==> inputs of run a <==
Design rv32i, start of the top module:
module rv32i (
    input clk,
    rst_n,
    input [32-1:0] instr,
    input [32-1:0] readdata,
    output reg [32-1:0] pc,
    output [32-1:0] adrdata,
    output [32-1:0] writedata,
    output we,
    output ecall
);
  reg [32-1:0] pcplus4D;
  wire [32-1:0] pcplus4;
  reg [32-1:0] pcBranchMissed;
  reg [32-1:0] instrD;
  wire stall;
  wire btakenD;
  wire bra_op;
  assign pcplus4 = pc + 4;
  wire pre_bra_op;
  wire [32-1:0] pcbranch;
  wire branchMiss;
  reg [1:0] bra_history[0:31];
  wire [4:0] bra_history_address;
  reg [4:0] bra_history_addressD;
  wire [12:0] imm_bF;
  wire [2:0] funct3F;
  wire [6:0] funct7F;
  wire [7-1:0] opcodeF;
  wire [5-1:0] rs1F, rs2F, rdF;
  wire [19:0] sextF;
  assign {funct7F, rs2F, rs1F, funct3F, rdF, opcodeF} = instr;
  assign sextF = {20{instr[31]}};
  assign imm_bF = {funct7F[6], rdF[0], funct7F[5:0], rdF[4:1], 1'b0};
  assign pre_bra_op = (opcodeF == 7'b1100011);
  ...
clock: 8.26 ns
lec_check: 0
abc_area: 1
cap_margin: 30
cell_pad_in_sites_detail_placement: 2
cell_pad_in_sites_global_placement: 2
core_aspect_ratio: 1.62
core_margin: 2
core_utilization: 58
cts_cluster_diameter: 252
gpl_routability_driven: 0
min_routing_layer: met2
place_density_lb_addon: 0.08
slew_margin: 35
tns_end_percent: 25
run.sh (not shown) runs the stock make flow with config.mk's settings and CLKGATE_MAP_FILE=.
==> run b: changes against run a <==
- ABC_AREA: 1 -> unset
- CAP_MARGIN: 30 -> 40
- CELL_PAD_IN_SITES_DETAIL_PLACEMENT: 2 -> unset
- CELL_PAD_IN_SITES_GLOBAL_PLACEMENT: 2 -> unset
- CORE_ASPECT_RATIO: 1.62 -> unset
- CTS_CLUSTER_DIAMETER: 252 -> unset
- GPL_ROUTABILITY_DRIVEN: 0 -> unset
- MIN_ROUTING_LAYER: met2 -> unset
- PLACE_DENSITY_LB_ADDON: 0.08 -> unset
- SLEW_MARGIN: 35 -> 40
- TNS_END_PERCENT: 25 -> unset
==> flow/constraint.sdc (replaced) <==
create_clock -name core_clock -period 7.9 [get_ports {clk}]
set_input_delay 1.5800 -clock core_clock [delete_from_list [all_inputs] [get_ports {clk}]]
set_output_delay 1.5800 -clock core_clock [all_outputs]
set_load 0.01 [all_outputs]
==> comparison <==
Run b finished but failed the layout checks on negative setup slack. Run a failed in global placement without I/O (3_1_place_gp_skip_io), error FLW-0024.
Against run b, the area after synthesis of run a is higher by about 3%.
Synthesized cell count: run b is lower than run a (38%).
Between run b and run a, the lower die size is in run b (gap about 3%, measured against run a).

* * *

==> build 67: inputs <==
==> flow/design.v <==
module alu (
  input [32-1:0] a, b, 
  input [2:0] s, 
  input ext,addcom,
  output [32-1:0] y );
  wire [4:0] shamt;
  wire signed [31:0] sa, sb, sy, slt;
  wire [31:0] sltu;
  wire [31:0] yy;
  assign sa = $signed(a);
  assign sb = $signed(b);
  assign shamt = b[4:0];
  assign sy = sa >>> shamt;
  assign sltu = a <b ? 1:0;
  assign slt = sa <sb ? 1:0;
  assign y = addcom ?  a+b: yy;
  assign yy = s==3'b000 & ext ? a-b:
  			 s==3'b000 & ~ext ? a+b:
             s==3'b100 ? a ^ b:
             s==3'b110 ? a | b:
             s==3'b111 ? a & b:
             s==3'b010 ? slt:
             s==3'b011 ? sltu:
             s==3'b001 ? a << shamt:
             s==3'b101 & ~ext ? a >> shamt:
             s==3'b101 & ext ? sy: 0;
endmodule
module rfile (
 input clk,
 input [5-1:0] a1, a2, a3,
 output [32-1:0] rd1, rd2,
 input [32-1:0] wd3,
 input we3);
	reg [32-1:0] rf[0:32-1];
	assign rd1 = |a1 == 0 ? 0: rf[a1];
	assign rd2 = |a2 == 0 ? 0: rf[a2];
	always @(negedge clk) 
		if(we3) rf[a3] <= wd3;
endmodule
module rv32i (
    input clk,
    rst_n,
    input [32-1:0] instr,
    input [32-1:0] readdata,
    output reg [32-1:0] pc,
    output [32-1:0] adrdata,
    output [32-1:0] writedata,
    output we,
    output ecall
);
  reg [32-1:0] pcplus4D;
  wire [32-1:0] pcplus4;
  reg [32-1:0] pcBranchMissed;
  reg [32-1:0] instrD;
  wire stall;
  wire btakenD;
  wire bra_op;
  assign pcplus4 = pc + 4;
  wire pre_bra_op;
  wire [32-1:0] pcbranch;
  wire branchMiss;
  reg [1:0] bra_history[0:31];
  wire [4:0] bra_history_address;
  reg [4:0] bra_history_addressD;
  wire [12:0] imm_bF;
  wire [2:0] funct3F;
  wire [6:0] funct7F;
  wire [7-1:0] opcodeF;
  wire [5-1:0] rs1F, rs2F, rdF;
  wire [19:0] sextF;
  assign {funct7F, rs2F, rs1F, funct3F, rdF, opcodeF} = instr;
  assign sextF = {20{instr[31]}};
  assign imm_bF = {funct7F[6], rdF[0], funct7F[5:0], rdF[4:1], 1'b0};
  assign pre_bra_op = (opcodeF == 7'b1100011);
  assign pcbranch = pcplus4 + {sextF[18:0], imm_bF};
  assign bra_history_address = pc[6:2];
  wire bra_history_now;
  assign bra_history_now = bra_history[bra_history_address][1];
  always @(posedge clk or negedge rst_n) begin
    if (!rst_n) instrD <= 0;
    else if (!stall & branchMiss & bra_op) instrD <= 32'b0000000000000000000000000_0110011;
    else if (!stall) instrD <= instr;
  end
  integer i;
  always @(posedge clk or negedge rst_n) begin
    if (!rst_n) begin
      pc <= 0;
      pcBranchMissed <= 0;
      bra_history_addressD <= 0;
    end else if (!stall & branchMiss & bra_op) pc <= pcBranchMissed;
    else if (!stall & pre_bra_op & bra_history_now) begin
      pc <= pcbranch;
      pcBranchMissed <= pcplus4;
      bra_history_addressD <= bra_history_address;
    end else if (!stall & pre_bra_op & !bra_history_now) begin
      pc <= pcplus4;
      pcBranchMissed <= pcbranch;
      bra_history_addressD <= bra_history_address;
    end else if (!stall & branchMiss & bra_op) pc <= pcBranchMissed;
    else if (!stall) pc <= pcplus4;
  end
  always @(posedge clk or negedge rst_n) begin
    if (!rst_n) begin
      for (i = 0; i < 32; i = i + 1) begin
        bra_history[i] <= 2'b10;
      end
    end else if (!stall & bra_op & btakenD & bra_history[bra_history_addressD] != 2'b11)
      bra_history[bra_history_addressD] <= bra_history[bra_history_addressD] + 1;
    else if (!stall & bra_op & !btakenD & bra_history[bra_history_addressD] != 2'b00)
      bra_history[bra_history_addressD] <= bra_history[bra_history_addressD] - 1;
  end
  wire addcom;
  wire [2:0] funct3;
  wire [6:0] funct7;
  wire [5-1:0] rs1, rs2, rd;
  wire [32-1:0] reg1, reg2, reg1f, reg2f;
  wire [7-1:0] opcode;
  wire [ 5-1:0] shamt;
  wire [7-1:0] func;
  wire [11:0] imm_i, imm_s;
  wire [12:0] imm_b;
  wire [20:0] imm_j, imm_u;
  wire rwe;
  wire alu_op, imm_op;
  wire sw_op, beq_op, bne_op, blt_op, bge_op, bltu_op, bgeu_op, lw_op;
  wire slt_op, ecall_op;
  wire lui_op;
  wire ext;
  wire signed [31:0] sreg1, sreg2;
  wire [19:0] sext;
  wire [32-1:0] imm;
  reg [32-1:0] immE, reg1E, reg2E;
  wire [32-1:0] resultdata;
  reg [5-1:0] rdE, rdW;
  reg [2:0] funct3E;
  reg extE, sw_opE, lw_opE, lw_opM, lui_opE, ecall_opE, rweE, rweM, addcomE;
  reg [5-1:0] rdM;
  reg rweW, alu_opE;
  reg [5-1:0] rs1E, rs2E;
  wire lwstall, branchstall;
  reg [32-1:0] resultM;
  assign sreg1 = $signed(reg1f);
  assign sreg2 = $signed(reg2f);
  assign {funct7, rs2, rs1, funct3, rd, opcode} = instrD;
  assign sext = {20{instrD[31]}};
  assign imm_i = {funct7, rs2};
  assign imm_s = {funct7, rd};
  assign imm_b = {funct7[6], rd[0], funct7[5:0], rd[4:1], 1'b0};
  assign imm_j = {instrD[31], instrD[19:12], instrD[20], instrD[30:21], 1'b0};
  assign imm_u = instrD[31:12];
  assign sw_op = (opcode == 7'b0100011) & (funct3 == 3'b010);
  assign lw_op = (opcode == 7'b0000011) & (funct3 == 3'b010);
  assign alu_op = (opcode == 7'b0110011);
  assign imm_op = (opcode == 7'b0010011);
  assign bra_op = (opcode == 7'b1100011);
  assign lui_op = (opcode == 7'b0110111);
  assign beq_op = bra_op & (funct3 == 3'b000);
  assign bne_op = bra_op & (funct3 == 3'b001);
  assign blt_op = bra_op & (funct3 == 3'b100);
  assign bge_op = bra_op & (funct3 == 3'b101);
  assign bltu_op = bra_op & (funct3 == 3'b110);
  assign bgeu_op = bra_op & (funct3 == 3'b111);
  assign ecall_op = (opcode == 7'b1110011) & (funct3 == 3'b000);
  assign ext = alu_op & funct7[5];
  assign imm = imm_op | lw_op ? {sext, imm_i}:
				sw_op ? {sext, imm_s}:
	      lui_op ? {imm_u,12'b0}: {sext[10:0], imm_j};
  assign rwe = lw_op | alu_op | imm_op | lui_op;
  assign addcom = (lw_op | sw_op);
  rfile rfile_1 (
      .clk(clk),
      .rd1(reg1),
      .a1 (rs1),
      .rd2(reg2),
      .a2 (rs2),
      .wd3(resultdata),
      .a3 (rdW),
      .we3(rweW)
  );
  assign lwstall = ((rs1 == rdE) | ((rs2 == rdE) & !imm_op)) & lw_opE;
  assign branchstall =  (bra_op & rweE & (rs1 == rdE | rs2 == rdE)) |
      (bra_op & lw_opM & (rs1 == rdM | rs2 == rdM));
  assign stall = lwstall | branchstall;
  assign branchMiss = btakenD != bra_history[bra_history_addressD][1];
  assign reg1f = (rs1 != 0) & (rs1 == rdM) & rweM ? resultM : reg1;
  assign reg2f = (rs2 != 0) & (rs2 == rdM) & rweM ? resultM : reg2;
  assign btakenD = beq_op & (reg1f == reg2f) | bne_op & (reg1f != reg2f) |
		blt_op & (sreg1<sreg2)  | bge_op & (sreg1>=sreg2)  |
		bltu_op & (reg1f<reg2f)  | bgeu_op & (reg1f>=reg2f);
  always @(posedge clk or negedge rst_n) begin
    if (!rst_n) begin
      reg1E <= 0;
      reg2E <= 0;
      rdE <= 0;
      rs1E <= 0;
      rs2E <= 0;
      funct3E <= 0;
      sw_opE <= 0;
      lw_opE <= 0;
      ecall_opE <= 0;
      lui_opE <= 0;
      alu_opE <= 0;
      rweE <= 0;
      addcomE <= 0;
      extE <= 0;
      immE <= 0;
    end else if (stall) begin
      sw_opE <= 0;
      rweE   <= 0;
      lw_opE <= 0;
    end else begin
      reg1E <= reg1f;
      reg2E <= reg2f;
      rdE <= rd;
      rs1E <= rs1;
      rs2E <= rs2;
      funct3E <= funct3;
      sw_opE <= sw_op;
      lw_opE <= lw_op;
      ecall_opE <= ecall_op;
      lui_opE <= lui_op;
      alu_opE <= alu_op;
      rweE <= rwe;
      addcomE <= addcom;
      extE <= ext;
      immE <= imm;
    end
  end
  wire [32-1:0] srca, srcb, alub, result, aluresult;
  reg [32-1:0] alubM;
  reg sw_opM, ecall_opM;
  wire [32-1:0] fdata;
  reg  [32-1:0] fdataW;
  assign result = lui_opE ? immE : aluresult;
  assign srca = rweM & rs1E!=0 & rdM == rs1E ? resultM:
				rweW & rs1E!=0 & rdW == rs1E ? fdataW: reg1E;
  assign srcb = alu_opE ? alub : immE;
  assign alub = rweM & rs2E!=0 & rdM == rs2E ? resultM:
				rweW & rs2E!=0 & rdW == rs2E ? fdataW: reg2E;
  alu alu_1 (
      .a(srca),
      .b(srcb),
      .s(funct3E),
      .ext(extE),
      .addcom(addcomE),
      .y(aluresult)
  );
  always @(posedge clk or negedge rst_n) begin
    if (!rst_n) begin
      resultM <= 0;
      alubM <= 0;
      rdM <= 0;
      rweM <= 0;
      sw_opM <= 0;
      lw_opM <= 0;
      ecall_opM <= 0;
    end else begin
      resultM <= result;
      alubM <= alub;
      rdM <= rdE;
      rweM <= rweE;
      sw_opM <= sw_opE;
      lw_opM <= lw_opE;
      ecall_opM <= ecall_opE;
    end
  end
  reg lw_opW, ecall_opW;
  reg [32-1:0] resultW;
  reg [32-1:0] readdataW;
  assign we = sw_opM;
  assign adrdata = resultM;
  assign writedata = alubM;
  assign fdata = lw_opM ? readdata : resultM;
  always @(posedge clk or negedge rst_n) begin
    if (!rst_n) begin
      lw_opW <= 0;
      ecall_opW <= 0;
      rdW <= 0;
      rweW <= 0;
      fdataW <= 0;
      resultW <= 0;
      readdataW <= 0;
    end else begin
      lw_opW <= lw_opM;
      ecall_opW <= ecall_opM;
      rdW <= rdM;
      rweW <= rweM;
      readdataW <= readdata;
      fdataW <= fdata;
      resultW <= resultM;
    end
  end
  assign ecall = ecall_opW;
  assign resultdata = lw_opW ? readdataW : resultW;
endmodule
==> flow/run.sh <==
#!/bin/bash
# the make line also repeats each setting of config.mk as NAME=value (left out here)
make -C /OpenROAD-flow-scripts/flow DESIGN_CONFIG=/design/flow/config.mk WORK_HOME=/design/flow/orfs CLKGATE_MAP_FILE= finish
==> flow/config.mk <==
export PLATFORM = sky130hd
export DESIGN_NAME = rv32i
export DESIGN_NICKNAME = rv32i
export VERILOG_FILES = /design/flow/design.v
export SDC_FILE = /design/flow/constraint.sdc
export NUM_CORES = 4
export LEC_CHECK = 0
export CAP_MARGIN = 40
export CORE_MARGIN = 2
export CORE_UTILIZATION = 67
export CTS_CLUSTER_DIAMETER = 349
export CTS_CLUSTER_SIZE = 98
export PLACE_DENSITY = 0.36
export SLEW_MARGIN = 40
==> flow/constraint.sdc <==
create_clock -name core_clock -period 9.19 [get_ports {clk}]
set_input_delay 1.8380 -clock core_clock [delete_from_list [all_inputs] [get_ports {clk}]]
set_output_delay 1.8380 -clock core_clock [all_outputs]
set_load 0.01 [all_outputs]
==> build 63 (differences from build 67) <==
--- a/flow/config.mk
+++ b/flow/config.mk
@@ -9,6 +9,7 @@
 export CORE_MARGIN = 2
-export CORE_UTILIZATION = 67
-export CTS_CLUSTER_DIAMETER = 349
-export CTS_CLUSTER_SIZE = 98
-export PLACE_DENSITY = 0.36
+export CORE_UTILIZATION = 72
+export CTS_CLUSTER_DIAMETER = 390
+export CTS_CLUSTER_SIZE = 93
+export PLACE_DENSITY = 0.39
 export SLEW_MARGIN = 40
+export TNS_END_PERCENT = 5
==> flow/constraint.sdc (replaced) <==
create_clock -name core_clock -period 6.33 [get_ports {clk}]
set_input_delay 1.2660 -clock core_clock [delete_from_list [all_inputs] [get_ports {clk}]]
set_output_delay 1.2660 -clock core_clock [all_outputs]
set_load 0.01 [all_outputs]
==> comparison table <==
metric	build 63	build 67
Run status	aborted with a tool error	aborted with a tool error
Failing step	global routing (5_1_grt)	global routing (5_1_grt)
Hold_buf cts	0	0
Site row count	123	127
Cell area reported after detailed placement	0.08847 mm²	0.08651 mm²
Number of buffers added for setup after CTS	30	19
Placed Instances	7916	7814
Last weighted congestion value of the routability-driven placer	1.140	1.109
Portion of netlist area occupied by mux cells	0.2211	0.2211
Area fraction in full adders, half adders and majority gates	0.02623	0.02623
Share of synthesized cell area in and-or and or-and compound cells	0.1044	0.1044
Vertical die size	340.4 µm	352.7 µm
Buffer levels on the longest clock path	3	3
Cell type contributing the most total cell area after synthesis	sky130_fd_sc_hd__edfxtp_1	sky130_fd_sc_hd__edfxtp_1
Post-cts gate resize count	94	74
Chip Width	340.4 µm	352.7 µm
Starting density of the core	0.7252	0.6773
Net count after synthesis	6428	6428
Synth Area in Simple Gates	0.08392	0.08392
Clk sinks	1488	1488
DPL Wire Length	253.6 mm	225.1 mm
Chip area	0.1159 mm²	0.1244 mm²
Pre-CTS setup slack	-2894 ps	-1351 ps
Core area	0.1123 mm²	0.1203 mm²
Most instantiated library cell after synthesis	sky130_fd_sc_hd__edfxtp_1	sky130_fd_sc_hd__edfxtp_1
